==> flow/design.v <==
module full_adder 
#(
    parameter DATA_WIDTH = 2
) 
(
    input  logic [DATA_WIDTH - 1:0] i_input1,
    input  logic [DATA_WIDTH - 1:0] i_input2,
    input  logic                    i_cin,
    output logic [DATA_WIDTH - 1:0] o_sum,
    output logic                    o_cout
);
    assign {o_cout, o_sum} = i_input1 + i_input2 + {1'b0, i_cin};
endmodule
module counter 
(
    input logic i_clk,
    input logic i_arstn,
    input logic i_valid,
    output logic [3:0] o_count
);
    always_ff @(posedge i_clk, negedge i_arstn) begin
        if (~ i_arstn) 
            o_count <= '0;
        else if (o_count == 4'd12)
            o_count <= '0;
        else if (i_valid)
            o_count <= o_count + 4'b1;
    end
endmodule
module i2b
(
    input  logic       i_clk,
    input  logic       i_arstn,
    input  logic       i_valid,
    input  logic       i_a,
    input  logic       i_b,
    output logic [1:0] o_sum,
    output logic       o_a,
    output logic       o_b
);
    logic s_a_ff1;
    logic s_a_ff2;
    logic s_b_ff1;
    logic s_b_ff2;
    logic s_A0;
    logic s_A1;
    logic s_B0;
    logic s_B1;
    logic s_carry_out;
    logic s_carry_in;
    assign s_A0 = s_a_ff1 & s_b_ff2;
    assign s_A1 = i_a     & s_b_ff2;
    assign s_B0 = s_a_ff2 & s_b_ff1;
    assign s_B1 = s_a_ff1 & s_b_ff1;
    always_ff @(posedge i_clk, negedge i_arstn) begin
        if (~ i_arstn) begin
            s_a_ff1    <= 1'b0;
            s_a_ff2    <= 1'b0;
            s_b_ff1    <= 1'b0;
            s_b_ff2    <= 1'b0;
            s_carry_in <= 1'b0;
        end
        else if (i_valid) begin
            s_a_ff1    <= i_a;
            s_a_ff2    <= s_a_ff1;
            s_b_ff1    <= i_b;
            s_b_ff2    <= s_b_ff1;
            s_carry_in <= s_carry_out;
        end
    end
    full_adder FA1 (
        .i_input1 ( {s_A1, s_A0} ),
        .i_input2 ( {s_B1, s_B0} ),
        .i_cin    ( s_carry_in   ),
        .o_sum    ( o_sum        ),
        .o_cout   ( s_carry_out  )
    );
    assign o_a = s_a_ff2;
    assign o_b = s_b_ff2;
endmodule
module t2b
(
    input  logic        i_clk,
    input  logic        i_arstn,
    input  logic        i_valid,
    input  logic        i_a,
    input  logic        i_b,
    output logic [1:0] o_sum,
    output logic       o_b
);
    logic s_a_ff1;
    logic s_b_ff1;
    logic s_A0;
    logic s_A1;
    logic s_B0;
    logic s_B1;
    logic s_carry_out;
    logic s_carry_in;
    assign s_A0 = s_a_ff1 & s_b_ff1;
    assign s_A1 = i_a     & s_b_ff1;
    assign s_B0 = 1'b0;
    assign s_B1 = s_a_ff1 & i_b;
    always_ff @(posedge i_clk, negedge i_arstn) begin
        if (~ i_arstn) begin
            s_a_ff1    <= 1'b0;
            s_b_ff1    <= 1'b0;
            s_carry_in <= 1'b0;
        end
        else if (i_valid) begin
            s_a_ff1    <= i_a;
            s_b_ff1    <= i_b;
            s_carry_in <= s_carry_out;
        end
    end
    full_adder FA0 (
        .i_input1 ( {s_A1, s_A0} ),
        .i_input2 ( {s_B1, s_B0} ),
        .i_cin    ( s_carry_in   ),
        .o_sum    ( o_sum        ),
        .o_cout   ( s_carry_out  )
    );
    assign o_b = s_b_ff1;
endmodule
module serial_mul
#(
    parameter DATA_WIDTH = 8    
)
(
    input  logic       i_clk,
    input  logic       i_arstn,
    input  logic       i_valid,
    input  logic       i_a,
    input  logic       i_b,
    output logic [1:0] o_product
);
    localparam N_OF_I2B = 1 + (DATA_WIDTH - 4)/2;  
    localparam N_OF_2FA = N_OF_I2B;                
    logic [1:0] s_i2b_sum [N_OF_I2B - 1:0];
    logic [1:0] s_t2b_sum;
    logic s_a [N_OF_I2B - 1:0];
    logic s_b [N_OF_I2B - 1:0];
    logic unused_s_b_i2b_out;
    logic [N_OF_2FA - 1:0] s_carry_in;
    logic [N_OF_2FA - 1:0] s_carry_out;
    logic [1:0] s_adder_sum_0;
    logic [1:0] s_adder_sum_1;
    logic [1:0] s_adder_sum_2;
    i2b I2B0 (
        .i_clk   ( i_clk              ),
        .i_arstn ( i_arstn            ),
        .i_valid ( i_valid            ),
        .i_a     ( i_a                ),
        .i_b     ( s_b[0]             ),
        .o_sum   ( s_i2b_sum[0]       ),
        .o_a     ( s_a[0]             ),
        .o_b     ( unused_s_b_i2b_out )
    );
    genvar i;
    generate
        for (i = 0; i < N_OF_I2B - 1; i++) begin : i2b_multipier
            i2b I2B_MODULE (
                .i_clk   ( i_clk            ),
                .i_arstn ( i_arstn          ),
                .i_valid ( i_valid          ),
                .i_a     ( s_a[i]           ),
                .i_b     ( s_b[i + 1]       ),
                .o_sum   ( s_i2b_sum[i + 1] ),
                .o_a     ( s_a[i + 1]       ),
                .o_b     ( s_b[i]           )
            );
        end
    endgenerate
    t2b T2B0 (
        .i_clk   ( i_clk             ),
        .i_arstn ( i_arstn           ),
        .i_valid ( i_valid           ),
        .i_a     ( s_a[N_OF_I2B - 1] ),
        .i_b     ( i_b               ),
        .o_sum   ( s_t2b_sum         ),
        .o_b     ( s_b[N_OF_I2B - 1] )
    );
    full_adder FA0_0 (
        .i_input1 ( s_i2b_sum[0]   ),
        .i_input2 ( s_i2b_sum[1]   ),
        .i_cin    ( s_carry_in[0]  ),
        .o_sum    ( s_adder_sum_0  ),
        .o_cout   ( s_carry_out[0] )
    );
    full_adder FA0_3 (
        .i_input1 ( s_i2b_sum[2]   ),
        .i_input2 ( s_t2b_sum      ),
        .i_cin    ( s_carry_in[1]  ),
        .o_sum    ( s_adder_sum_1  ),
        .o_cout   ( s_carry_out[1] )
    );
    full_adder FA1_0 (
        .i_input1 ( s_adder_sum_0  ),
        .i_input2 ( s_adder_sum_1  ),
        .i_cin    ( s_carry_in[2]  ),
        .o_sum    ( s_adder_sum_2  ),
        .o_cout   ( s_carry_out[2] )
    );
    always_ff @( posedge i_clk, negedge i_arstn ) begin
        if ( ~ i_arstn ) 
            s_carry_in <= '0;
        else if (i_valid) 
            s_carry_in <= s_carry_out;
    end
    assign o_product = s_adder_sum_2;
endmodule
module conv_top
#(
    parameter DATA_WIDTH  = 8,
    parameter KERNEL_SIZE = 25
)
(
    input  logic                     i_clk,
    input  logic                     i_arstn,
	input  logic                     i_arstn_perf,
	input  logic                     i_enable_count2,
    input  logic                     i_ready,
    input  logic                     i_valid,
    input  logic [KERNEL_SIZE - 1:0] i_bit_X,
    input  logic [KERNEL_SIZE - 1:0] i_bit_K,
    output logic [              1:0] o_conv,
    output logic                     o_ready,
    output logic                     o_valid,
	output logic [             31:0] o_perf_cycle_count,
	output logic [             31:0] o_perf_cycle_count2
);
    logic [3:0] s_count;
    logic s_valid_data_in;
    logic s_valid_data_out;
	logic [KERNEL_SIZE - 1:0] s_bit_X_delayed;
	logic [KERNEL_SIZE - 1:0] s_bit_K_delayed;
    logic [1:0] s_product [KERNEL_SIZE - 1:0];
    localparam N_OF_2FA = KERNEL_SIZE - 1;
    logic [N_OF_2FA - 1:0] s_carry_in;
    logic [N_OF_2FA - 1:0] s_carry_out;
    always_ff @(posedge i_clk, negedge i_arstn) begin
        if (~ i_arstn) begin
            s_bit_X_delayed <= '0;
            s_bit_K_delayed <= '0;
        end
        else if (s_valid_data_in) begin
            s_bit_X_delayed <= i_bit_X;
            s_bit_K_delayed <= i_bit_K;
        end
    end
    genvar i;
    generate
        for (i = 0; i < KERNEL_SIZE; i++) begin : serial_multipier
            serial_mul #(
                .DATA_WIDTH ( DATA_WIDTH )
            ) S_MUL0 (
                .i_clk     ( i_clk              ),
                .i_arstn   ( i_arstn            ),
                .i_valid   ( s_valid_data_in    ),
                .i_a       ( s_bit_X_delayed[i] ),
                .i_b       ( s_bit_K_delayed[i] ),
                .o_product ( s_product[i]       )
            );
        end
    endgenerate
    counter COUNT0 (
        .i_clk   ( i_clk           ),
        .i_arstn ( i_arstn         ),
        .i_valid ( s_valid_data_in ),
        .o_count ( s_count         )
    );
	assign s_valid_data_out = (s_count >= 4'd5) & (s_count <= 4'd12);
	always_ff @(posedge i_clk, negedge i_arstn_perf) begin
	    if (~ i_arstn_perf)
		    o_perf_cycle_count <= 32'b0;
		else if (s_valid_data_in)
		    o_perf_cycle_count <= o_perf_cycle_count + 32'b1;
	end
	always_ff @(posedge i_clk, negedge i_arstn_perf) begin
	     if (~ i_arstn_perf)
		    o_perf_cycle_count2 <= 32'b0;
		else if (i_enable_count2)
		    o_perf_cycle_count2 <= o_perf_cycle_count2 + 32'b1;
	end
    logic [1:0] s_sum_0;
    logic [1:0] s_sum_1;
    logic [1:0] s_sum_2;
    logic [1:0] s_sum_3;
    logic [1:0] s_sum_4;
    logic [1:0] s_sum_5;
    logic [1:0] s_sum_6;
    logic [1:0] s_sum_7;
    logic [1:0] s_sum_8;
    logic [1:0] s_sum_9;
    logic [1:0] s_sum_10;
    logic [1:0] s_sum_11;
    logic [1:0] s_sum_12;
    logic [1:0] s_sum_13;
    logic [1:0] s_sum_14;
    logic [1:0] s_sum_15;
    logic [1:0] s_sum_16;
    logic [1:0] s_sum_17;
    logic [1:0] s_sum_18;
    logic [1:0] s_sum_19;
    logic [1:0] s_sum_20;
    logic [1:0] s_sum_21;
    logic [1:0] s_sum_22;
    logic [1:0] s_sum_23;
    full_adder FA0_0 (
        .i_input1 ( s_product[0]    ),
        .i_input2 ( s_product[1]    ),
        .i_cin    ( s_carry_in[0]   ),
        .o_sum    ( s_sum_0         ),
        .o_cout   ( s_carry_out[0]  )
    );
    full_adder FA0_1 (
        .i_input1 ( s_product[2]    ),
        .i_input2 ( s_product[3]    ),
        .i_cin    ( s_carry_in[1]   ),
        .o_sum    ( s_sum_1         ),
        .o_cout   ( s_carry_out[1]  )
    );
    full_adder FA0_2 (
        .i_input1 ( s_product[4]    ),
        .i_input2 ( s_product[5]    ),
        .i_cin    ( s_carry_in[2]   ),
        .o_sum    ( s_sum_2         ),
        .o_cout   ( s_carry_out[2]  )
    );
    full_adder FA0_3 (
        .i_input1 ( s_product[6]    ),
        .i_input2 ( s_product[7]    ),
        .i_cin    ( s_carry_in[3]   ),
        .o_sum    ( s_sum_3         ),
        .o_cout   ( s_carry_out[3]  )
    );
    full_adder FA0_4 (
        .i_input1 ( s_product[8]    ),
        .i_input2 ( s_product[9]    ),
        .i_cin    ( s_carry_in[4]   ),
        .o_sum    ( s_sum_4         ),
        .o_cout   ( s_carry_out[4]  )
    );
    full_adder FA0_5 (
        .i_input1 ( s_product[10]   ),
        .i_input2 ( s_product[11]   ),
        .i_cin    ( s_carry_in[5]   ),
        .o_sum    ( s_sum_5         ),
        .o_cout   ( s_carry_out[5]  )
    );
    full_adder FA0_6 (
        .i_input1 ( s_product[12]   ),
        .i_input2 ( s_product[13]   ),
        .i_cin    ( s_carry_in[6]   ),
        .o_sum    ( s_sum_6         ),
        .o_cout   ( s_carry_out[6]  )
    );
    full_adder FA0_7 (
        .i_input1 ( s_product[14]   ),
        .i_input2 ( s_product[15]   ),
        .i_cin    ( s_carry_in[7]   ),
        .o_sum    ( s_sum_7         ),
        .o_cout   ( s_carry_out[7]  )
    );
    full_adder FA0_8 (
        .i_input1 ( s_product[16]   ),
        .i_input2 ( s_product[17]   ),
        .i_cin    ( s_carry_in[8]   ),
        .o_sum    ( s_sum_8         ),
        .o_cout   ( s_carry_out[8]  )
    );
    full_adder FA0_9 (
        .i_input1 ( s_product[18]   ),
        .i_input2 ( s_product[19]   ),
        .i_cin    ( s_carry_in[9]   ),
        .o_sum    ( s_sum_9         ),
        .o_cout   ( s_carry_out[9]  )
    );
    full_adder FA0_10 (
        .i_input1 ( s_product[20]   ),
        .i_input2 ( s_product[21]   ),
        .i_cin    ( s_carry_in[10]  ),
        .o_sum    ( s_sum_10        ),
        .o_cout   ( s_carry_out[10] )
    );
    full_adder FA0_11 (
        .i_input1 ( s_product[22]   ),
        .i_input2 ( s_product[23]   ),
        .i_cin    ( s_carry_in[11]  ),
        .o_sum    ( s_sum_11        ),
        .o_cout   ( s_carry_out[11] )
    );
    logic [1:0] s_last;
    assign s_last = s_product[24];  
    full_adder FA1_0 (
        .i_input1 ( s_sum_0         ),
        .i_input2 ( s_sum_1         ),
        .i_cin    ( s_carry_in[12]  ),
        .o_sum    ( s_sum_12        ),
        .o_cout   ( s_carry_out[12] )
    );
    full_adder FA1_1 (
        .i_input1 ( s_sum_2         ),
        .i_input2 ( s_sum_3         ),
        .i_cin    ( s_carry_in[13]  ),
        .o_sum    ( s_sum_13        ),
        .o_cout   ( s_carry_out[13] )
    );
    full_adder FA1_2 (
        .i_input1 ( s_sum_4         ),
        .i_input2 ( s_sum_5         ),
        .i_cin    ( s_carry_in[14]  ),
        .o_sum    ( s_sum_14        ),
        .o_cout   ( s_carry_out[14] )
    );
    full_adder FA1_3 (
        .i_input1 ( s_sum_6         ),
        .i_input2 ( s_sum_7         ),
        .i_cin    ( s_carry_in[15]  ),
        .o_sum    ( s_sum_15        ),
        .o_cout   ( s_carry_out[15] )
    );
    full_adder FA1_4 (
        .i_input1 ( s_sum_8         ),
        .i_input2 ( s_sum_9         ),
        .i_cin    ( s_carry_in[16]  ),
        .o_sum    ( s_sum_16        ),
        .o_cout   ( s_carry_out[16] )
    );
    full_adder FA1_5 (
        .i_input1 ( s_sum_10        ),
        .i_input2 ( s_sum_11        ),
        .i_cin    ( s_carry_in[17]  ),
        .o_sum    ( s_sum_17        ),
        .o_cout   ( s_carry_out[17] )
    );
    full_adder FA2_0 (
        .i_input1 ( s_sum_12        ),
        .i_input2 ( s_sum_13        ),
        .i_cin    ( s_carry_in[18]  ),
        .o_sum    ( s_sum_18        ),
        .o_cout   ( s_carry_out[18] )
    );
    full_adder FA2_1 (
        .i_input1 ( s_sum_14        ),
        .i_input2 ( s_sum_15        ),
        .i_cin    ( s_carry_in[19]  ),
        .o_sum    ( s_sum_19        ),
        .o_cout   ( s_carry_out[19] )
    );
    full_adder FA2_2 (
        .i_input1 ( s_sum_16        ),
        .i_input2 ( s_sum_17        ),
        .i_cin    ( s_carry_in[20]  ),
        .o_sum    ( s_sum_20        ),
        .o_cout   ( s_carry_out[20] )
    );
    full_adder FA3_0 (
        .i_input1 ( s_sum_18        ),
        .i_input2 ( s_sum_19        ),
        .i_cin    ( s_carry_in[21]  ),
        .o_sum    ( s_sum_21        ),
        .o_cout   ( s_carry_out[21] )
    );
    full_adder FA3_1 (
        .i_input1 ( s_sum_20        ),
        .i_input2 ( s_last          ),  
        .i_cin    ( s_carry_in[22]  ),
        .o_sum    ( s_sum_22        ),
        .o_cout   ( s_carry_out[22] )
    );
    full_adder FA4_0 (
        .i_input1 ( s_sum_21        ),
        .i_input2 ( s_sum_22        ),
        .i_cin    ( s_carry_in[23]  ),
        .o_sum    ( s_sum_23        ),  
        .o_cout   ( s_carry_out[23] )
    );
    assign o_conv = s_sum_23;
    always_ff @( posedge i_clk, negedge i_arstn ) begin
        if ( ~ i_arstn ) 
            s_carry_in <= '0;
        else if (s_valid_data_in) 
            s_carry_in <= s_carry_out;
    end
    typedef enum logic [2:0] {
        IDLE      = 3'd0,
        READ      = 3'd1,
        WAIT_RES  = 3'd2,
        READ_DONE = 3'd3,
        WRITE     = 3'd4,
        WRITE_DONE = 3'd5
    } state_t;
    state_t PS;
    state_t NS;
    always_ff @(posedge i_clk, negedge i_arstn) begin
        if (~ i_arstn)
            PS <= IDLE;
        else
            PS <= NS;
    end
    always_comb begin
        NS = PS;
        case (PS)
            IDLE: 
				if (i_valid) 
				    NS = READ;
            READ:   NS = WAIT_RES;
            WAIT_RES: 
				if (s_valid_data_out)
				    NS = WRITE;
                else
					NS = READ_DONE;
            READ_DONE: 
				if (~ i_valid)
				     NS = IDLE;
            WRITE:
				if (~ i_ready)
				    NS = WRITE_DONE;
            WRITE_DONE: 
				if (i_ready)
				    NS = IDLE;
            default: 
				    NS = PS;
        endcase
    end
    always_comb begin
        s_valid_data_in = 1'b0;
        o_ready         = 1'b0;
        o_valid         = 1'b0;
        case (PS)
            IDLE : o_ready         = 1'b1;
            READ : s_valid_data_in = 1'b1; 
            WRITE: o_valid         = 1'b1;
            default: begin
                s_valid_data_in = 1'b0;
                o_ready         = 1'b0;
                o_valid         = 1'b0;
            end
        endcase
    end
endmodule
==> flow/run.sh <==
#!/bin/bash
# the make line also repeats each setting of config.mk as NAME=value (left out here)
make -C /OpenROAD-flow-scripts/flow DESIGN_CONFIG=/design/flow/config.mk WORK_HOME=/design/flow/orfs CLKGATE_MAP_FILE= finish
==> flow/config.mk <==
export PLATFORM = sky130hd
export DESIGN_NAME = conv_top
export DESIGN_NICKNAME = conv_top
export VERILOG_FILES = /design/flow/design.v
export SDC_FILE = /design/flow/constraint.sdc
export NUM_CORES = 4
export LEC_CHECK = 0
export CAP_MARGIN = 20
export CORE_MARGIN = 2
export CORE_UTILIZATION = 71
export CTS_CLUSTER_DIAMETER = 259
export GPL_ROUTABILITY_DRIVEN = 1
export MAX_ROUTING_LAYER = met4
export MIN_ROUTING_LAYER = met1
export PLACE_DENSITY_LB_ADDON = 0.01
export SETUP_SLACK_MARGIN = 0.71
export SLEW_MARGIN = 30
export TNS_END_PERCENT = 90
==> flow/constraint.sdc <==
create_clock -name core_clock -period 5.25 [get_ports {i_clk}]
set_input_delay 1.0500 -clock core_clock [delete_from_list [all_inputs] [get_ports {i_clk}]]
set_output_delay 1.0500 -clock core_clock [all_outputs]
set_load 0.01 [all_outputs]
==> results of run 1 <==
area by class of cell:
class | instances | share of cell area
inverters | 239 | 0.02078
well taps | 672 | 0.01948
flip-flops and latches | 673 | 0.3902
multi-input cells | 1656 | 0.4193
clock inverters | 12 | 0.002203
repair buffers | 490 | 0.09489
clock buffers | 116 | 0.05295
diodes | 2 | 0.0001159
metrics by stage:
stage,util,setup slack [ns],TNS [ns],hold WS (ns),cell area (um2)
4_1_cts,0.8590,-1.884,-3.717,0.4602,43100
2_1_floorplan,-,-0.9254,-1.566,0.3487,36150
6_report,0.8604,-1.899,-3.769,0.4649,43170
5_1_grt,0.8604,-2.054,-4.216,0.4811,43170
3_3_place_gp,0.8101,-1.661,-3.184,0.4610,40640
3_5_place_dp,0.8101,-1.731,-3.421,0.4635,40640
metal layers:
| metal | wire length, um | share of wire | up-vias |
|---|---|---|---|
| met3 | 2071 | 0.032 | 150 |
| met5 | 0 | 0 | - |
| li1 | - | - | 9549 |
| met1 | 26360 | 0.40 | 10930 |
| met4 | 1862 | 0.028 | 0 |
| met2 | 35230 | 0.54 | 328 |
timing repair:
item | 4_1_cts | 5_1_grt
pin swaps | 18 | 22
setup endpoints to repair | 5 | 7
setup buffers | 4 | 3
gates resized | 38 | 9
==> flow_summary.ini, run 1 <==
; physical design summary
[final_timing]
postLayoutSetupSlackWorst_ns = -1.899
max_slew.worst_pin.slew_ns = 0.9113
timing.fmax_mhz = 139.9
finalMaxSlewViolations = 0
grt_setup_unrepaired = yes
timing.clock.skew_ns = 0.02089
hold_violations = 0
post-route-min-period_ns = 7.149
slew_headroom = 0.3925
setup-violations-final = 3
post-route-period-util = 1.362

[clock_tree]
worstSkewPairLatency_ns = 0.61
clock_path_buffers = 3
clock_sinks = 673
cts_hold_buf = 0
tritoncts = built
clockRootBuffer = sky130_fd_sc_hd__clkbuf_16
clk_pin_slew_ns = 0.06
htreeDepth = 3
cts_inserted_buffers = 73

[setup_path]
path_class = reg2out
critical-path-top-delay-family = adder cells
worst-endpoint-arrival_ns = 6.10
cp_common_cell = sky130_fd_sc_hd__fa_1
critical_path.startpoint_type = flop
worstSetupPathDepth = 17
r2r_slack_ns = -0.36
cp_slowest_stage_delay_ns = 0.57
critPathMaxFanout = 2
worstSetupStartpoint = serial_multipier[20].S_MUL0.I2B0.s_a_ff2
slowest_stage = sky130_fd_sc_hd__fa_2
timing.reg2reg.worst_path_depth = 17
cp_cell_sequence = and2_4 -> fa_1 -> inv_1 -> fa_1 -> fa_1 -> inv_2 -> fa_1 -> inv_2 -> fa_1 -> inv_2 -> fa_2 -> inv_2 -> fa_2 -> fa_2 -> inv_2 -> fa_1 -> buf_6
r2r_start = serial_multipier[20].S_MUL0.I2B0.s_a_ff2
worst_setup_path_endpoint = o_conv[1]
worst-endpoint-required_ns = 4.20
timing.critical_path.buf_inv = 7
crit-reg2reg-capture = s_carry_in[23]
worstSetupEndpointType = primary output

[synth]
synth.area.top_cells = sky130_fd_sc_hd__dfrtp_1 (47%), sky130_fd_sc_hd__fa_1 (21%), sky130_fd_sc_hd__mux2_2 (16%), sky130_fd_sc_hd__and2_1 (5.6%), sky130_fd_sc_hd__inv_1 (2.5%)
floorplan.nets = 3106
synth-adder-area-share = 0.2175
synth-compound-area-share = 0.01230
synth.most_common_cell = sky130_fd_sc_hd__dfrtp_1
cell_total_in_the_yosys_stat_output = 2646
top_logic_kind = adder cells
share_of_flip_flops_with_an_asynchronous_set_or_reset = 1.000
yosys-stat-area_um2 = 36110
synth-main-ff-cell = sky130_fd_sc_hd__dfrtp_1
netlist.top_cell.by_area = sky130_fd_sc_hd__dfrtp_1
ys_sh_xor = 0.01528
post_synth_and_or_nand_nor_area_fraction = 0.08937
synthDominantCellAreaShare = 0.4657
postSynthCellCount = 2646
yosysWarningCount = 9
mux_frac_synth = 0.1640
postSynthSeqShare = 0.4665
common_cells = sky130_fd_sc_hd__dfrtp_1 (672), sky130_fd_sc_hd__mux2_2 (525), sky130_fd_sc_hd__fa_1 (373)
synthesis.area_um2 = 36110
avgSynthCellArea_um2 = 13.65
synth_cell_types = 32
synth_flop_count = 673
flip_flops_with_a_built_in_enable = 0

[floorplanning]
die-height_um = 229.5
num_rows = 82
chip_area_um2 = 52670
core_area_um2 = 50170
floorplan.io_pins = 124
die.size.x_um = 229.5
fp-utilization = 0.7197

[flow_run]
maxCapViolations = 0
warning_count = 42

[outcome]
status = complete, but fails checks
violatedChecks = negative setup slack

[route]
drt_first_iter_violations = 1029
dr_total_vias = 20957
post_drt_via_cell_ratio = 5.429
drc = 0
drt-pass1-iter-count = 4
total_length_of_routed_wires_um = 65520
postRouteAntennaNets = 0
wire_per_inst_um = 16.97

[placement]
gp_congestion = 0.8201
port-buffer-count = 123
placedCellCount = 3722
hpwlAfterDp_um = 44480

[power]
power_switching_share = 0.3784
clock_power_share = 0.173
total_power_mw = 29.37
p_comb_mw = 16.7
pwr.group.clock_mw = 5.07
power_sequential_mw = 7.56
p_leak_nw = 21.56
share_comb_of_total_power = 0.570
internal-power_mw = 18.26
net-switching-power_mw = 11.12
pwr_density_cell_nw_per_um2 = 680.5
largest_power_group = combinational logic
irDropWorstVdd_uv = 2496
seqPwrFrac = 0.257

[final_layout]
area_of_combinational_cells_with_multiple_inputs_um2 = 18100
area_growth_pct = 19.56
fin_nets = 3593
nFillCells = 2412
count_of_non_filler_cells_in_the_finished_layout = 3860
area_occupied_by_registers_um2 = 16850

[global_routing]
grt_pass1_vias = 23768
use_met3 = 0.04208
grt_max_degree = 202
grt_antenna_before_repair = 2
grt.busiest_layer = met2
grt_remaining_overflow = 0
global_route.usage.met1 = 0.3397
grt_pass1_wl_um = 114500
met2_layer_usage_reported_by_global_route = 0.4787
globalRouteTotalUtil = 0.2762

[min_path]
holdCritPathClass = in2async
==> run 2, diff against run 1 <==
CORE_UTILIZATION = 72   (was 71)
CTS_CLUSTER_DIAMETER = 30   (was 259)
CTS_CLUSTER_SIZE = 49   (was unset)
MAX_ROUTING_LAYER = met5   (was met4)
SETUP_SLACK_MARGIN = 1.5   (was 0.71)
TNS_END_PERCENT = 5   (was 90)
clock period = 5.05 ns   (was 5.25 ns; I/O delays follow)
==> flow_summary.ini, run 2 <==
; physical design summary
[power]
largest_power_group = combinational logic
net-switching-power_mw = 12.71
irDropWorstVdd_uv = 1974
internal-power_mw = 22.19
pwr.group.clock_mw = 9.80
p_leak_nw = 22.86
seqPwrFrac = 0.230
share_comb_of_total_power = 0.490
pwr_density_cell_nw_per_um2 = 759.9
p_comb_mw = 17.1
power_sequential_mw = 8.02
clock_power_share = 0.281
power_switching_share = 0.3641

[synth]
avgSynthCellArea_um2 = 13.65
floorplan.nets = 3106
mux_frac_synth = 0.1640
synth-main-ff-cell = sky130_fd_sc_hd__dfrtp_1
synth.area.top_cells = sky130_fd_sc_hd__dfrtp_1 (47%), sky130_fd_sc_hd__fa_1 (21%), sky130_fd_sc_hd__mux2_2 (16%), sky130_fd_sc_hd__and2_1 (5.6%), sky130_fd_sc_hd__inv_1 (2.5%)
synth_cell_types = 32
synthesis.area_um2 = 36110
postSynthSeqShare = 0.4665
yosys-stat-area_um2 = 36110
yosysWarningCount = 9
cell_total_in_the_yosys_stat_output = 2646
netlist.top_cell.by_area = sky130_fd_sc_hd__dfrtp_1
synth.most_common_cell = sky130_fd_sc_hd__dfrtp_1
synth-adder-area-share = 0.2175
top_logic_kind = adder cells
post_synth_and_or_nand_nor_area_fraction = 0.08937
common_cells = sky130_fd_sc_hd__dfrtp_1 (672), sky130_fd_sc_hd__mux2_2 (525), sky130_fd_sc_hd__fa_1 (373)
synthDominantCellAreaShare = 0.4657
ys_sh_xor = 0.01528
flip_flops_with_a_built_in_enable = 0
synth-compound-area-share = 0.01230
postSynthCellCount = 2646
share_of_flip_flops_with_an_asynchronous_set_or_reset = 1.000
synth_flop_count = 673

[setup_path]
critPathMaxFanout = 2
critical_path.startpoint_type = flop
r2r_start = serial_multipier[19].S_MUL0.I2B0.s_a_ff1
path_class = reg2out
slowest_stage = sky130_fd_sc_hd__fa_1
worst-endpoint-arrival_ns = 6.43
r2r_slack_ns = -0.77
worst-endpoint-required_ns = 4.04
timing.critical_path.buf_inv = 7
worst_setup_path_endpoint = o_conv[1]
worstSetupStartpoint = serial_multipier[19].S_MUL0.I2B0.s_a_ff1
critical-path-top-delay-family = adder cells
cp_slowest_stage_delay_ns = 0.61
cp_cell_sequence = and2_4 -> fa_1 -> inv_1 -> fa_1 -> inv_2 -> fa_2 -> inv_2 -> fa_2 -> inv_2 -> fa_2 -> fa_2 -> inv_2 -> fa_2 -> inv_2 -> fa_2 -> fa_1 -> buf_6
worstSetupEndpointType = primary output
crit-reg2reg-capture = s_carry_in[23]
timing.reg2reg.worst_path_depth = 17
worstSetupPathDepth = 17
cp_common_cell = sky130_fd_sc_hd__fa_2

[final_timing]
finalMaxSlewViolations = 0
grt_setup_unrepaired = yes
post-route-min-period_ns = 7.444
postLayoutSetupSlackWorst_ns = -2.394
post-route-period-util = 1.474
slew_headroom = 0.4226
timing.fmax_mhz = 134.3
hold_violations = 0
setup-violations-final = 5
max_slew.worst_pin.slew_ns = 0.8594
timing.clock.skew_ns = 0.02337

[global_routing]
grt_pass1_wl_um = 142400
grt_pass1_vias = 27029
grt_max_degree = 197
globalRouteTotalUtil = 0.3518
grt_antenna_before_repair = 3
grt_remaining_overflow = 0

[floorplanning]
floorplan.io_pins = 124
core_area_um2 = 49860
die-height_um = 227.9
chip_area_um2 = 51960
die.size.x_um = 227.9
fp-utilization = 0.7241
num_rows = 82

[placement]
dpl-instance-area_um2 = 40650
hpwlAfterDp_um = 45090
port-buffer-count = 123
gp_congestion = 0.8144
placedCellCount = 3724

[route]
drt-pass1-iter-count = 6
dr_total_vias = 23014
drc = 0
postRouteAntennaNets = 0
wire_per_inst_um = 22.37
post_drt_via_cell_ratio = 5.765
drt_first_iter_violations = 1567
total_length_of_routed_wires_um = 89310

[clock_tree]
worstSkewPairLatency_ns = 0.73
tritoncts = built
cts_inserted_buffers = 144
clockRootBuffer = sky130_fd_sc_hd__clkbuf_16
clock_path_buffers = 3
cts_hold_buf = 0
htreeDepth = 4
clk_pin_slew_ns = 0.05
clock_sinks = 673

[outcome]
violatedChecks = negative setup slack
status = complete, but fails checks

[final_layout]
count_of_non_filler_cells_in_the_finished_layout = 3992
fin_area_um2 = 45920
area_growth_pct = 27.18
fin_nets = 3665

[flow_run]
maxCapViolations = 0
warning_count = 43

[min_path]
holdCritPathClass = in2async
-- run 2: stage by stage --
stage                     hold slack, ns  TNS (ns)  setup WS, ns    util  power, mW
after floorplan                   0.3487    -2.100        -1.090       -      16.90
after global placement            0.4595    -3.867        -1.881  0.8151      21.92
after detailed placement          0.4652    -4.232        -1.987  0.8151      22.75
after CTS                         0.3275    -4.884        -2.275  0.9195      34.68
after global routing              0.4017    -5.929        -2.504  0.9210      36.92
final                             0.3421    -5.397        -2.394  0.9210      34.90
-- run 2: cell type report --
class                           count  area [um2]
Clock inverter                     62       820.8
Timing Repair Buffer              491        4116
Fill cell                        1638        3940
Multi-Input combinational cell   1656       18130
Tap cell                          672       840.8
Antenna cell                        1       2.502
Inverter                          239       897.1
Clock buffer                      198        4268
Sequential cell                   673       16850
-- run 2: timing repair --
| item | 4_1_cts | 5_1_grt |
|---|---|---|
| pin swaps | 51 | 31 |
| resized | 54 | 22 |
| setup endpoints to repair | 14 | 14 |
| setup buffers | 5 | 1 |
| cloned | 0 | 0 |
-- run 2: routing by layer --
layer | global-route usage | part of all wire
met5 | 0 | 0.00028
met4 | 0.1603 | 0.046
met3 | 0.06275 | 0.040
met2 | 0.6365 | 0.55
met1 | 0.4108 | 0.36
==> run 3, diff against run 2 <==
ABC_AREA = 0   (was unset)
CAP_MARGIN = 10   (was 20)
CORE_ASPECT_RATIO = 0.52   (was unset)
CORE_UTILIZATION = 27   (was 72)
CTS_CLUSTER_DIAMETER = unset   (was 30)
CTS_CLUSTER_SIZE = 52   (was 49)
GPL_ROUTABILITY_DRIVEN = unset   (was 1)
MAX_ROUTING_LAYER = unset   (was met5)
PLACE_DENSITY_LB_ADDON = 0.03   (was 0.01)
SETUP_SLACK_MARGIN = 1.52   (was 1.5)
SLEW_MARGIN = 20   (was 30)
clock period = 11.4 ns   (was 5.05 ns; I/O delays follow)
==> flow_summary.ini, run 3 <==
; physical design summary
[route]
dr_total_vias = 18974
highest_layer = met4
antenna-diode-count = 0
wl_met3_um = 2206
drt-pass1-iter-count = 4
postRouteAntennaNets = 0
post_drt_via_cell_ratio = 4.121
wl_met1_um = 39210
drt_first_iter_violations = 800
total_length_of_routed_wires_um = 71180
wire_per_inst_um = 15.46
drc = 0
detailroute.wirelength.met2_um = 28230

[synth]
mux_frac_synth = 0.1640
postSynthCellCount = 2646
post_synth_and_or_nand_nor_area_fraction = 0.08937
netlist.top_cell.by_area = sky130_fd_sc_hd__dfrtp_1
synth-main-ff-cell = sky130_fd_sc_hd__dfrtp_1
synth-compound-area-share = 0.01230
floorplan.nets = 3106
synthDominantCellAreaShare = 0.4657
synth_flop_count = 673
cell_total_in_the_yosys_stat_output = 2646
flip_flops_with_a_built_in_enable = 0
top_logic_kind = adder cells
synthesis.area_um2 = 36110
yosys-stat-area_um2 = 36110
share_of_flip_flops_with_an_asynchronous_set_or_reset = 1.000
synth_cell_types = 32
common_cells = sky130_fd_sc_hd__dfrtp_1 (672), sky130_fd_sc_hd__mux2_2 (525), sky130_fd_sc_hd__fa_1 (373)
ys_sh_xor = 0.01528
avgSynthCellArea_um2 = 13.65
synth-adder-area-share = 0.2175
postSynthSeqShare = 0.4665
yosysWarningCount = 9
synth.area.top_cells = sky130_fd_sc_hd__dfrtp_1 (47%), sky130_fd_sc_hd__fa_1 (21%), sky130_fd_sc_hd__mux2_2 (16%), sky130_fd_sc_hd__and2_1 (5.6%), sky130_fd_sc_hd__inv_1 (2.5%)
synth.most_common_cell = sky130_fd_sc_hd__dfrtp_1

[setup_path]
cp_common_cell = sky130_fd_sc_hd__fa_1
r2r_slack_ns = 5.61
timing.reg2reg.worst_path_depth = 17
worstSetupPathDepth = 17
path_class = reg2out
worst-endpoint-required_ns = 9.12
slowest_stage = sky130_fd_sc_hd__fa_1
crit-reg2reg-capture = s_carry_in[23]
cp_cell_sequence = and2_1 -> fa_1 -> fa_1 -> inv_1 -> fa_1 -> inv_1 -> fa_1 -> inv_1 -> fa_1 -> inv_1 -> fa_1 -> fa_1 -> inv_1 -> fa_1 -> inv_1 -> fa_1 -> clkdlybuf4s50_1
cp_slowest_stage_delay_ns = 0.59
critical_path.startpoint_type = flop
timing.critical_path.buf_inv = 7
worst_setup_path_endpoint = o_conv[1]
critical-path-top-delay-family = adder cells
worst-endpoint-arrival_ns = 6.78
worstSetupEndpointType = primary output
critPathMaxFanout = 4

[clock_tree]
post-cts-setup-buffers = 0
clockRootBuffer = sky130_fd_sc_hd__clkbuf_16
cts_repair_resize_count = 0
cts_inserted_buffers = 76
clk_pin_slew_ns = 0.06
htreeDepth = 3
cts_hold_buf = 0
tritoncts = built
clock_sinks = 673
clock_path_buffers = 3
worstSkewPairLatency_ns = 0.65

[power]
p_comb_mw = 6.61
internal-power_mw = 7.730
total_power_mw = 12.85
net-switching-power_mw = 5.122
irDropWorstVdd_uv = 620.9
seqPwrFrac = 0.286
clock_power_share = 0.199
p_leak_nw = 19.83
pwr.group.clock_mw = 2.56
power_switching_share = 0.3985
power_sequential_mw = 3.68
share_comb_of_total_power = 0.514
pwr_density_cell_nw_per_um2 = 306.9
largest_power_group = combinational logic

[final_timing]
grt_setup_unrepaired = no
timing.clock.skew_ns = 0.01623
hold_violations = 0
post-route-min-period_ns = 9.065
max_slew.worst_pin.slew_ns = 1.069
slew_headroom = 0.2871
finalMaxSlewViolations = 0
timing.fmax_mhz = 110.3
post-route-period-util = 0.7951
accumulated_negative_setup_slack_ns = 0
setup-violations-final = 0

[final_layout]
nFillCells = 13110
area_occupied_by_registers_um2 = 16850
fin_nets = 3243
area_of_combinational_cells_with_multiple_inputs_um2 = 18000
area_growth_pct = 15.99

[min_path]
min_path_cells = 1
holdCritPathClass = reg2reg
min-delay-start = o_perf_cycle_count[31]
min_to = o_perf_cycle_count[31]

[global_routing]
grt_antenna_before_repair = 0
grt_remaining_overflow = 0
globalRouteTotalUtil = 0.1097
grt_pass1_wl_um = 120000
grt_pass1_vias = 21000
grt_max_degree = 190

[floorplanning]
floorplan.io_pins = 124
num_rows = 96
chip_area_um2 = 136800
fp-utilization = 0.2730
die.size.x_um = 511.1
core_area_um2 = 132200
die-height_um = 267.7

[placement]
gp_congestion = 0.7049
hpwlAfterDp_um = 47390
port-buffer-count = 123

[flow_run]
maxCapViolations = 0
warning_count = 37

[outcome]
status = complete, no violations
## run 3: stage by stage
| step | hold WS [ns] | area, um2 | setup WS [ns] | cells | utilization |
|---|---|---|---|---|---|
| 2_1_floorplan | 0.3487 | 36110 | 3.880 | 2646 | - |
| 3_3_place_gp | 0.4638 | 39340 | 2.867 | 4469 | 0.2974 |
| 3_5_place_dp | 0.4704 | 39340 | 2.961 | 4469 | 0.2974 |
| 4_1_cts | 0.4827 | 41880 | 2.166 | 4604 | 0.3167 |
| 5_1_grt | 0.4957 | 41880 | 1.988 | 4604 | 0.3167 |
| 6_report | 0.4809 | 41880 | 2.336 | 4604 | 0.3167 |
## run 3: routing by layer
| layer | track usage | vias up |
|---|---|---|
| met3 | 0.02335 | 96 |
| met1 | 0.1740 | 9878 |
| met5 | 0 | - |
| li1 | - | 8855 |
| met2 | 0.1468 | 145 |
| met4 | 0.03017 | 0 |
## run 3: area by class of cell
class	count	share of cell area
multi-input combinational	1656	0.4298
sequential	673	0.4022
clock buffer	118	0.05626
tap	1764	0.05270
timing repair buffer	137	0.03310
inverter	239	0.02142
clock inverter	17	0.004481
==> run 4, diff against run 3 <==
ABC_AREA = unset   (was 0)
CAP_MARGIN = 20   (was 10)
CORE_ASPECT_RATIO = unset   (was 0.52)
CORE_MARGIN = 3   (was 2)
CORE_UTILIZATION = 70   (was 27)
CTS_CLUSTER_DIAMETER = 259   (was unset)
CTS_CLUSTER_SIZE = unset   (was 52)
GPL_ROUTABILITY_DRIVEN = 1   (was unset)
MAX_ROUTING_LAYER = met4   (was unset)
PLACE_DENSITY_LB_ADDON = 0.01   (was 0.03)
SETUP_SLACK_MARGIN = 0.71   (was 1.52)
SLEW_MARGIN = 30   (was 20)
TNS_END_PERCENT = 90   (was 5)
clock period = 5.9 ns   (was 11.4 ns; I/O delays follow)
==> flow_summary.ini, run 4 <==
; physical design summary
[global_routing]
grt_remaining_overflow = 0
grt_antenna_before_repair = 1
globalRouteTotalUtil = 0.2687
grt_pass1_vias = 23747
grt_pass1_wl_um = 113900
grt_max_degree = 201

[setup_path]
worst-endpoint-required_ns = 4.72
worst-endpoint-arrival_ns = 6.12
cp_cell_sequence = and2_4 -> fa_1 -> inv_1 -> fa_1 -> fa_1 -> inv_2 -> fa_1 -> inv_1 -> fa_2 -> inv_2 -> fa_2 -> inv_2 -> fa_2 -> inv_2 -> fa_2 -> fa_1 -> buf_6
slowest_stage = sky130_fd_sc_hd__fa_1
crit-reg2reg-capture = s_carry_in[23]
worstSetupPathDepth = 17
path_class = reg2out
critPathMaxFanout = 2
worstSetupEndpointType = primary output
worstSetupStartpoint = serial_multipier[20].S_MUL0.I2B0.s_b_ff2
critical-path-top-delay-family = adder cells
cp_slowest_stage_delay_ns = 0.58
r2r_start = serial_multipier[20].S_MUL0.I2B0.s_b_ff2
r2r_slack_ns = 0.30
critical_path.startpoint_type = flop
worst_setup_path_endpoint = o_conv[1]
timing.reg2reg.worst_path_depth = 17
timing.critical_path.buf_inv = 7
cp_common_cell = sky130_fd_sc_hd__fa_1

[final_timing]
setup-violations-final = 2
post-route-period-util = 1.237
accumulated_negative_setup_slack_ns = -2.404
timing.fmax_mhz = 137.1
grt_setup_unrepaired = yes
hold_violations = 0
postLayoutSetupSlackWorst_ns = -1.396
finalMaxSlewViolations = 0
max_slew.worst_pin.slew_ns = 1.042
timing.clock.skew_ns = 0.02209
post-route-min-period_ns = 7.296
slew_headroom = 0.3056

[synth]
yosysWarningCount = 9
synth-adder-area-share = 0.2175
post_synth_and_or_nand_nor_area_fraction = 0.08937
top_logic_kind = adder cells
flip_flops_with_a_built_in_enable = 0
postSynthSeqShare = 0.4665
synth-compound-area-share = 0.01230
synth.area.top_cells = sky130_fd_sc_hd__dfrtp_1 (47%), sky130_fd_sc_hd__fa_1 (21%), sky130_fd_sc_hd__mux2_2 (16%), sky130_fd_sc_hd__and2_1 (5.6%), sky130_fd_sc_hd__inv_1 (2.5%)
mux_frac_synth = 0.1640
synth_cell_types = 32
common_cells = sky130_fd_sc_hd__dfrtp_1 (672), sky130_fd_sc_hd__mux2_2 (525), sky130_fd_sc_hd__fa_1 (373)
postSynthCellCount = 2646
netlist.top_cell.by_area = sky130_fd_sc_hd__dfrtp_1
avgSynthCellArea_um2 = 13.65
ys_sh_xor = 0.01528
cell_total_in_the_yosys_stat_output = 2646
synth_flop_count = 673
synth-main-ff-cell = sky130_fd_sc_hd__dfrtp_1
yosys-stat-area_um2 = 36110
synth.most_common_cell = sky130_fd_sc_hd__dfrtp_1
share_of_flip_flops_with_an_asynchronous_set_or_reset = 1.000
synthDominantCellAreaShare = 0.4657
synthesis.area_um2 = 36110
floorplan.nets = 3106

[flow_run]
warning_count = 45
maxCapViolations = 0

[power]
p_leak_nw = 21.54
internal-power_mw = 15.95
share_comb_of_total_power = 0.556
seqPwrFrac = 0.263
net-switching-power_mw = 9.494
largest_power_group = combinational logic
irDropWorstVdd_uv = 1472
pwr.group.clock_mw = 4.62
pwr_density_cell_nw_per_um2 = 590.1
clock_power_share = 0.182
power_sequential_mw = 6.69
p_comb_mw = 14.1
power_switching_share = 0.3732

[clock_tree]
tritoncts = built
clock_sinks = 673
clk_pin_slew_ns = 0.06
clockRootBuffer = sky130_fd_sc_hd__clkbuf_16
cts_inserted_buffers = 72
worstSkewPairLatency_ns = 0.61
clock_path_buffers = 3
htreeDepth = 3

[floorplanning]
die.size.x_um = 233.1
fp-utilization = 0.7138
floorplan.io_pins = 124
die-height_um = 233.1
chip_area_um2 = 54340
core_area_um2 = 50580
num_rows = 82

[final_layout]
post-route-util = 0.8522
fin_nets = 3581
area_growth_pct = 19.38
count_of_non_filler_cells_in_the_finished_layout = 3848

[placement]
placedCellCount = 3714
port-buffer-count = 123
gp_congestion = 0.8009
hpwlAfterDp_um = 44980

[min_path]
min_to = o_perf_cycle_count2[31]
min_path_cells = 1
holdCritPathClass = reg2reg
min-delay-start = o_perf_cycle_count2[31]

[route]
drt_first_iter_violations = 1111
drt-pass1-iter-count = 5
post_drt_via_cell_ratio = 5.370
postRouteAntennaNets = 0
dr_total_vias = 20663
wire_per_inst_um = 17.18
total_length_of_routed_wires_um = 66090
drc = 0

[outcome]
status = complete, but fails checks
violatedChecks = negative setup slack
-- run 4: layout make-up --
type	instances	area [um2]
repair buffers	479	4021
diodes	1	2.502
clock buffers	116	2271
clock inverters	12	176.4
multi-input cells	1656	18050
flip-flops and latches	673	16850
fillers	2512	7475
inverters	239	897.1
well taps	672	840.8
-- run 4: routing by layer --
metal | GRT usage | share of wire | wire length, um
met1 | 0.3338 | 0.40 | 26660
met2 | 0.4664 | 0.54 | 35960
met3 | 0.04012 | 0.028 | 1828
met4 | 0.07487 | 0.025 | 1644
met5 | - | 0 | 0
-- run 4: timing repair --
item	in CTS	in global routing
hold buffers	0	0
endpoints found under the setup margin	3	4
resized	24	8
pin swaps	14	9
buffers inserted	1	2
-- run 4: metrics by stage --
step           setup WS, ns  cell area [um2]  total power [mW]  hold WS [ns]
2_1_floorplan       -0.4090            36130             14.61        0.3487
3_3_place_gp         -1.198            40550             18.71        0.4630
3_5_place_dp         -1.257            40550             19.42        0.4678
4_1_cts              -1.420            43020             25.60        0.4795
5_1_grt              -1.534            43110             27.30        0.4828
6_report             -1.396            43110             25.44        0.4792
==> run 5, diff against run 4 <==
CAP_MARGIN = 40   (was 20)
CELL_PAD_IN_SITES_DETAIL_PLACEMENT = 0   (was unset)
CORE_ASPECT_RATIO = 0.98   (was unset)
CORE_MARGIN = 10   (was 3)
CORE_UTILIZATION = 52   (was 70)
CTS_CLUSTER_DIAMETER = 290   (was 259)
CTS_CLUSTER_SIZE = 29   (was unset)
GPL_TIMING_DRIVEN = 0   (was unset)
HOLD_SLACK_MARGIN = 0.27   (was unset)
MIN_ROUTING_LAYER = met2   (was met1)
PLACE_DENSITY = 0.58   (was unset)
PLACE_DENSITY_LB_ADDON = unset   (was 0.01)
SETUP_SLACK_MARGIN = -0.16   (was 0.71)
SLEW_MARGIN = 35   (was 30)
clock period = 8.83 ns   (was 5.9 ns; I/O delays follow)
==> flow_summary.ini, run 5 <==
; physical design summary
[clock_tree]
post-cts-setup-buffers = 0
tritoncts = built
cts_inserted_buffers = 27
clock_sinks = 673
cts_repair_resize_count = 0
cts_hold_buf = 0
clk_pin_slew_ns = 0.12
htreeDepth = 1
worstSkewPairLatency_ns = 0.64
clock_path_buffers = 3
clockRootBuffer = sky130_fd_sc_hd__clkbuf_16

[route]
detailroute.wirelength.met2_um = 40820
drt-pass1-iter-count = 5
wl_met3_um = 29140
highest_layer = met4
drt_first_iter_violations = 2222
total_length_of_routed_wires_um = 72270
postRouteAntennaNets = 0
wl_met1_um = 0
post_drt_via_cell_ratio = 7.037
wire_per_inst_um = 19.30
drc = 0
dr_total_vias = 26354

[power]
power_switching_share = 0.4255
total_power_mw = 14.39
pwr.group.clock_mw = 1.59
internal-power_mw = 8.269
seqPwrFrac = 0.326
clock_power_share = 0.110
p_leak_nw = 19.36
power_sequential_mw = 4.69
p_comb_mw = 8.11
pwr_density_cell_nw_per_um2 = 363.8
net-switching-power_mw = 6.125
largest_power_group = combinational logic
irDropWorstVdd_uv = 1169
share_comb_of_total_power = 0.564

[synth]
synth.most_common_cell = sky130_fd_sc_hd__dfrtp_1
synth-compound-area-share = 0.01230
netlist.top_cell.by_area = sky130_fd_sc_hd__dfrtp_1
postSynthSeqShare = 0.4665
cell_total_in_the_yosys_stat_output = 2646
flip_flops_with_a_built_in_enable = 0
ys_sh_xor = 0.01528
floorplan.nets = 3106
synthesis.area_um2 = 36110
synth_cell_types = 32
post_synth_and_or_nand_nor_area_fraction = 0.08937
share_of_flip_flops_with_an_asynchronous_set_or_reset = 1.000
top_logic_kind = adder cells
yosys-stat-area_um2 = 36110
yosysWarningCount = 9
postSynthCellCount = 2646
common_cells = sky130_fd_sc_hd__dfrtp_1 (672), sky130_fd_sc_hd__mux2_2 (525), sky130_fd_sc_hd__fa_1 (373)
synth-adder-area-share = 0.2175
synth_flop_count = 673
synthDominantCellAreaShare = 0.4657
avgSynthCellArea_um2 = 13.65
synth-main-ff-cell = sky130_fd_sc_hd__dfrtp_1
mux_frac_synth = 0.1640
synth.area.top_cells = sky130_fd_sc_hd__dfrtp_1 (47%), sky130_fd_sc_hd__fa_1 (21%), sky130_fd_sc_hd__mux2_2 (16%), sky130_fd_sc_hd__and2_1 (5.6%), sky130_fd_sc_hd__inv_1 (2.5%)

[min_path]
min_path_cells = 0
min_to = PS[2]
min-delay-start = PS[3]
holdCritPathClass = reg2reg

[final_timing]
setup-violations-final = 0
accumulated_negative_setup_slack_ns = 0
timing.clock.skew_ns = 0.03808
hold_violations = 0
finalMaxSlewViolations = 0
timing.fmax_mhz = 115.2
post-route-min-period_ns = 8.683
post-route-period-util = 0.9833
slew_headroom = 0.4503
max_slew.worst_pin.slew_ns = 0.8245

[setup_path]
slowest_stage = sky130_fd_sc_hd__fa_1
r2r_slack_ns = 3.02
worstSetupEndpointType = primary output
critical_path.startpoint_type = flop
cp_common_cell = sky130_fd_sc_hd__fa_1
cp_slowest_stage_delay_ns = 0.62
cp_cell_sequence = and2_1 -> fa_1 -> inv_1 -> fa_1 -> inv_1 -> fa_1 -> inv_1 -> fa_1 -> inv_1 -> fa_1 -> fa_1 -> fa_1 -> inv_1 -> fa_1 -> inv_1 -> fa_1 -> clkdlybuf4s50_1
r2r_start = serial_multipier[23].S_MUL0.I2B0.s_a_ff1
timing.reg2reg.worst_path_depth = 17
worstSetupPathDepth = 17
worst_setup_path_endpoint = o_conv[1]
critical-path-top-delay-family = adder cells
critPathMaxFanout = 4
worstSetupStartpoint = serial_multipier[23].S_MUL0.I2B0.s_a_ff1
worst-endpoint-required_ns = 7.06
worst-endpoint-arrival_ns = 6.92
path_class = reg2out
crit-reg2reg-capture = s_carry_in[23]
timing.critical_path.buf_inv = 7

[floorplanning]
die.size.x_um = 286.2
core_area_um2 = 68700
floorplan.io_pins = 124
chip_area_um2 = 80380
fp-utilization = 0.5256
die-height_um = 280.9
num_rows = 95

[final_layout]
fin_nets = 3273
nFillCells = 5685
area_growth_pct = 9.571

[placement]
hpwlAfterDp_um = 51700
port-buffer-count = 123
gp_congestion = 0.7635

[outcome]
status = complete, no violations

[global_routing]
grt_max_degree = 81
globalRouteTotalUtil = 0.2845
grt_antenna_before_repair = 0
grt_remaining_overflow = 0
grt_pass1_wl_um = 118300
grt_pass1_vias = 31987

[flow_run]
warning_count = 29
maxCapViolations = 0
run 5: area by class of cell:
class / count / area (um2) / area share
Antenna cell: 1 / 2.502 / 0.00006325
Clock inverter: 2 / 38.79 / 0.0009804
Tap cell: 921 / 1152 / 0.02913
Sequential cell: 673 / 16840 / 0.4257
Timing Repair Buffer: 138 / 1545 / 0.03906
Clock buffer: 37 / 713.2 / 0.01803
Buffer: 78 / 371.6 / 0.009393
Inverter: 239 / 897.1 / 0.02268
Multi-Input combinational cell: 1656 / 18000 / 0.4550
run 5: per-layer routing:
layer	vias up	global-route usage
met4	0	0.02578
met5	-	-
met1	10443	-
met3	223	0.3725
li1	8754	-
met2	6934	0.3352
run 5: metrics by stage:
stage / hold WS, ns / instance area [um2] / util / worst slack [ns] / std cells
final: 0.4042 / 39560 / 0.5759 / 0.1474 / 3745
after global routing: 0.4323 / 39560 / 0.5758 / -0.1452 / 3744
after CTS: 0.3979 / 39530 / 0.5753 / 0.1345 / 3741
after detailed placement: 0.3629 / 38770 / 0.5644 / 0.8228 / 3702
after global placement: 0.3598 / 38490 / 0.5602 / -22.00 / 3690
after floorplan: 0.3487 / 36110 / - / 1.824 / 2646
==> run 6, diff against run 5 <==
CAP_MARGIN = 20   (was 40)
CELL_PAD_IN_SITES_DETAIL_PLACEMENT = unset   (was 0)
CORE_ASPECT_RATIO = unset   (was 0.98)
CORE_MARGIN = 2   (was 10)
CORE_UTILIZATION = 40   (was 52)
CTS_CLUSTER_DIAMETER = unset   (was 290)
CTS_CLUSTER_SIZE = unset   (was 29)
GPL_ROUTABILITY_DRIVEN = unset   (was 1)
GPL_TIMING_DRIVEN = unset   (was 0)
HOLD_SLACK_MARGIN = unset   (was 0.27)
MAX_ROUTING_LAYER = unset   (was met4)
MIN_ROUTING_LAYER = unset   (was met2)
PLACE_DENSITY = unset   (was 0.58)
SETUP_SLACK_MARGIN = unset   (was -0.16)
SLEW_MARGIN = 20   (was 35)
TNS_END_PERCENT = unset   (was 90)
clock period = 12.0 ns   (was 8.83 ns; I/O delays follow)
==> flow_summary.ini, run 6 <==
; physical design summary
[final_timing]
whs_ns = 0.4750
timing.fmax_mhz = 110.2
post-route-min-period_ns = 9.071
hold_violations = 0
post-route-period-util = 0.7559
accumulated_negative_setup_slack_ns = 0
timing.clock.skew_ns = 0.02132
setup-violations-final = 0
slew_headroom = 0.2745
max_slew.worst_pin.slew_ns = 1.088
grt_setup_unrepaired = no
finalMaxSlewViolations = 0

[global_routing]
grt_pass1_wl_um = 105000
grt_remaining_overflow = 0
grt_pass1_vias = 20958
grt_antenna_before_repair = 1
grt_max_degree = 203
globalRouteTotalUtil = 0.1355

[setup_path]
worstSetupPathDepth = 17
worstSetupEndpointType = primary output
worstSetupStartpoint = serial_multipier[11].S_MUL0.I2B0.s_a_ff1
cp_cell_sequence = and2_1 -> fa_1 -> inv_1 -> fa_1 -> inv_1 -> fa_1 -> inv_1 -> fa_1 -> inv_1 -> fa_1 -> inv_1 -> fa_1 -> inv_1 -> fa_1 -> fa_1 -> fa_1 -> clkdlybuf4s50_1
crit-reg2reg-capture = s_carry_in[23]
path_class = reg2out
critPathMaxFanout = 4
timing.critical_path.buf_inv = 7
worst-endpoint-arrival_ns = 6.67
critical_path.startpoint_type = flop
cp_slowest_stage_delay_ns = 0.64
cp_common_cell = sky130_fd_sc_hd__fa_1
timing.reg2reg.worst_path_depth = 17
r2r_start = serial_multipier[11].S_MUL0.I2B0.s_a_ff1
critical-path-top-delay-family = adder cells
slowest_stage = sky130_fd_sc_hd__clkdlybuf4s50_1
worst_setup_path_endpoint = o_conv[1]
r2r_slack_ns = 6.35
worst-endpoint-required_ns = 9.60

[placement]
gp_congestion = 0.7753
hpwlAfterDp_um = 40590
port-buffer-count = 123
dpl-instance-area_um2 = 38590
placedCellCount = 3879

[min_path]
min_to = o_perf_cycle_count[31]
min-delay-start = o_perf_cycle_count[31]
holdCritPathClass = reg2reg
min_path_cells = 1

[synth]
synthesis.area_um2 = 36110
ys_sh_xor = 0.01528
top_logic_kind = adder cells
common_cells = sky130_fd_sc_hd__dfrtp_1 (672), sky130_fd_sc_hd__mux2_2 (525), sky130_fd_sc_hd__fa_1 (373)
post_synth_and_or_nand_nor_area_fraction = 0.08937
avgSynthCellArea_um2 = 13.65
share_of_flip_flops_with_an_asynchronous_set_or_reset = 1.000
postSynthCellCount = 2646
floorplan.nets = 3106
synthDominantCellAreaShare = 0.4657
synth-main-ff-cell = sky130_fd_sc_hd__dfrtp_1
flip_flops_with_a_built_in_enable = 0
yosysWarningCount = 9
yosys-stat-area_um2 = 36110
mux_frac_synth = 0.1640
postSynthSeqShare = 0.4665
synth_flop_count = 673
synth-adder-area-share = 0.2175
synth_cell_types = 32
synth.most_common_cell = sky130_fd_sc_hd__dfrtp_1
synth.area.top_cells = sky130_fd_sc_hd__dfrtp_1 (47%), sky130_fd_sc_hd__fa_1 (21%), sky130_fd_sc_hd__mux2_2 (16%), sky130_fd_sc_hd__and2_1 (5.6%), sky130_fd_sc_hd__inv_1 (2.5%)
cell_total_in_the_yosys_stat_output = 2646
netlist.top_cell.by_area = sky130_fd_sc_hd__dfrtp_1
synth-compound-area-share = 0.01230

[power]
share_comb_of_total_power = 0.503
seqPwrFrac = 0.296
p_leak_nw = 19.81
power_sequential_mw = 3.46
power_switching_share = 0.3864
largest_power_group = combinational logic
p_comb_mw = 5.88
internal-power_mw = 7.173
pwr.group.clock_mw = 2.35
net-switching-power_mw = 4.518
pwr_density_cell_nw_per_um2 = 284.3
irDropWorstVdd_uv = 666.4
clock_power_share = 0.201

[route]
dr_total_vias = 19078
wl_met3_um = 2124
drt-pass1-iter-count = 5
post_drt_via_cell_ratio = 4.752
wl_met1_um = 27240
drc = 0
highest_layer = met5
antenna-diode-count = 0
total_length_of_routed_wires_um = 59170
drt_first_iter_violations = 1060
detailroute.wirelength.met2_um = 28570
postRouteAntennaNets = 0
wire_per_inst_um = 14.74

[clock_tree]
cts_inserted_buffers = 77
clockRootBuffer = sky130_fd_sc_hd__clkbuf_16
cts_hold_buf = 0
tritoncts = built
post-cts-setup-buffers = 0
clk_pin_slew_ns = 0.06
cts_repair_resize_count = 0
clock_path_buffers = 3
htreeDepth = 3
clock_sinks = 673
worstSkewPairLatency_ns = 0.62

[floorplanning]
core_area_um2 = 89740
chip_area_um2 = 92690
floorplan.io_pins = 124
die.size.x_um = 304.4
fp-utilization = 0.4024
die-height_um = 304.4
num_rows = 110

[outcome]
status = complete, no violations

[final_layout]
fin_area_um2 = 41130
count_of_non_filler_cells_in_the_finished_layout = 4015
area_growth_pct = 13.90
fin_nets = 3242
nFillCells = 7953

[flow_run]
warning_count = 37
maxCapViolations = 0
## run 6: layout make-up
cell class | count | area, um2 | share of cell area
clock inverter | 28 | 299.0 | 0.007271
inverter | 239 | 897.1 | 0.02181
sequential | 673 | 16850 | 0.4096
multi-input combinational | 1656 | 18000 | 0.4377
tap | 1176 | 1471 | 0.03578
timing repair buffer | 135 | 1375 | 0.03344
clock buffer | 108 | 2237 | 0.05440
## run 6: metrics by stage
step	setup WS, ns	util	total power [mW]
after floorplan	4.360	-	7.345
after global placement	3.511	0.4300	9.360
after detailed placement	3.515	0.4300	9.674
after CTS	2.815	0.4583	12.11
after global routing	2.660	0.4583	12.80
final	2.929	0.4583	11.69
## run 6: metal layers
| layer | up-vias | GRT usage |
|---|---|---|
| met2 | 211 | 0.2214 |
| li1 | 8846 | - |
| met1 | 9924 | 0.1853 |
| met4 | 2 | 0.04052 |
| met3 | 95 | 0.02431 |
| met5 | - | 0 |
==> run 7, diff against run 6 <==
CORE_UTILIZATION = 72   (was 40)
CTS_CLUSTER_DIAMETER = 141   (was unset)
CTS_CLUSTER_SIZE = 27   (was unset)
PLACE_DENSITY = 0.95   (was unset)
SETUP_SLACK_MARGIN = -0.52   (was unset)
clock period = 5.09 ns   (was 12.0 ns; I/O delays follow)
==> flow_summary.ini, run 7 <==
; physical design summary
[power]
pwr.group.clock_mw = 2.73
clock_power_share = 0.092
power_switching_share = 0.4223
p_leak_nw = 20.80
power_sequential_mw = 7.93
p_comb_mw = 19.0
seqPwrFrac = 0.268
internal-power_mw = 17.11
share_comb_of_total_power = 0.640
pwr_density_cell_nw_per_um2 = 711.9
largest_power_group = combinational logic
net-switching-power_mw = 12.51
irDropWorstVdd_uv = 1327

[synth]
top_logic_kind = adder cells
yosysWarningCount = 9
avgSynthCellArea_um2 = 13.65
common_cells = sky130_fd_sc_hd__dfrtp_1 (672), sky130_fd_sc_hd__mux2_2 (525), sky130_fd_sc_hd__fa_1 (373)
flip_flops_with_a_built_in_enable = 0
share_of_flip_flops_with_an_asynchronous_set_or_reset = 1.000
post_synth_and_or_nand_nor_area_fraction = 0.08937
synth_flop_count = 673
synth-compound-area-share = 0.01230
cell_total_in_the_yosys_stat_output = 2646
synthDominantCellAreaShare = 0.4657
postSynthCellCount = 2646
netlist.top_cell.by_area = sky130_fd_sc_hd__dfrtp_1
ys_sh_xor = 0.01528
synth-main-ff-cell = sky130_fd_sc_hd__dfrtp_1
synth.most_common_cell = sky130_fd_sc_hd__dfrtp_1
synth_cell_types = 32
yosys-stat-area_um2 = 36110
synth-adder-area-share = 0.2175
synth.area.top_cells = sky130_fd_sc_hd__dfrtp_1 (47%), sky130_fd_sc_hd__fa_1 (21%), sky130_fd_sc_hd__mux2_2 (16%), sky130_fd_sc_hd__and2_1 (5.6%), sky130_fd_sc_hd__inv_1 (2.5%)
floorplan.nets = 3106
synthesis.area_um2 = 36110
postSynthSeqShare = 0.4665
mux_frac_synth = 0.1640

[global_routing]
grt_remaining_overflow = 0
globalRouteTotalUtil = 0.3284
grt_max_degree = 159
grt_antenna_before_repair = 5
grt_pass1_wl_um = 134700
grt_pass1_vias = 26010

[clock_tree]
htreeDepth = 1
cts_hold_buf = 0
clock_sinks = 673
clockRootBuffer = sky130_fd_sc_hd__clkbuf_16
worstSkewPairLatency_ns = 0.64
clk_pin_slew_ns = 0.11
tritoncts = built
cts_inserted_buffers = 28
clock_path_buffers = 3

[setup_path]
critical-path-top-delay-family = adder cells
path_class = reg2out
worst-endpoint-required_ns = 4.07
worst_setup_path_endpoint = o_conv[1]
cp_common_cell = sky130_fd_sc_hd__fa_1
r2r_slack_ns = -0.71
crit-reg2reg-capture = s_carry_in[23]
worst-endpoint-arrival_ns = 6.38
slowest_stage = sky130_fd_sc_hd__fa_2
worstSetupStartpoint = serial_multipier[11].S_MUL0.I2B0.s_a_ff1
cp_slowest_stage_delay_ns = 0.61
worstSetupPathDepth = 17
r2r_start = serial_multipier[11].S_MUL0.I2B0.s_a_ff1
worstSetupEndpointType = primary output
critPathMaxFanout = 2
timing.critical_path.buf_inv = 7
timing.reg2reg.worst_path_depth = 17
cp_cell_sequence = and2_4 -> fa_1 -> inv_1 -> fa_1 -> inv_1 -> fa_1 -> inv_2 -> fa_1 -> inv_2 -> fa_1 -> inv_2 -> fa_2 -> inv_2 -> fa_2 -> fa_2 -> fa_2 -> buf_6
critical_path.startpoint_type = flop

[final_timing]
post-route-period-util = 1.454
hold_violations = 0
slew_headroom = 0.3563
accumulated_negative_setup_slack_ns = -5.070
post-route-min-period_ns = 7.401
postLayoutSetupSlackWorst_ns = -2.311
grt_setup_unrepaired = yes
finalMaxSlewViolations = 0
timing.fmax_mhz = 135.1
setup-violations-final = 4
timing.clock.skew_ns = 0.02473
max_slew.worst_pin.slew_ns = 0.9656

[final_layout]
nFillCells = 2222
post-route-util = 0.8345
area_growth_pct = 15.25
fin_nets = 3556

[floorplanning]
fp-utilization = 0.7241
floorplan.io_pins = 124
die.size.x_um = 227.9
chip_area_um2 = 51960
die-height_um = 227.9
core_area_um2 = 49860
num_rows = 82

[route]
drc = 0
dr_total_vias = 22367
total_length_of_routed_wires_um = 83160
post_drt_via_cell_ratio = 5.914
wire_per_inst_um = 21.99
postRouteAntennaNets = 0
drt-pass1-iter-count = 5
drt_first_iter_violations = 1526

[min_path]
holdCritPathClass = in2async

[placement]
port-buffer-count = 123
hpwlAfterDp_um = 55320
gp_congestion = 0.8096

[outcome]
status = complete, but fails checks
violatedChecks = negative setup slack

[flow_run]
maxCapViolations = 0
warning_count = 48
run 7: per-layer routing:
metal,wire (um),GRT usage
met1,28610,0.3693
met2,45680,0.6108
met3,3410,0.04800
met4,5438,0.1636
met5,26,0
run 7: area by class of cell:
type / count / area, um2 / area share
multi-input cells: 1656 / 18070 / 0.4343
flip-flops and latches: 673 / 16850 / 0.4048
repair buffers: 498 / 4169 / 0.1002
inverters: 239 / 897.1 / 0.02156
well taps: 672 / 840.8 / 0.02021
clock buffers: 41 / 780.7 / 0.01876
diodes: 3 / 7.507 / 0.0001804
run 7: what timing repair did:
item / 4_1_cts / 5_1_grt
gates resized: 38 / 4
endpoints found under the hold margin: 0 / 0
setup buffers: 3 / 2
pin swaps: 25 / 12
endpoints found under the setup margin: 3 / 3
run 7: stage by stage:
step	cell area [um2]	worst slack (ns)	std cells	hold slack (ns)	power, mW
after CTS	41560	-2.199	3776	0.4866	29.13
after global routing	41610	-2.378	3782	0.3720	31.11
after floorplan	36130	-1.057	2646	0.3487	16.77
after global placement	40710	-1.812	3732	0.4620	21.76
after detailed placement	40710	-2.008	3732	0.4697	23.64
final	41610	-2.311	3782	0.3159	29.62
No activity file was given, so power comes from the tool's default toggle rates.
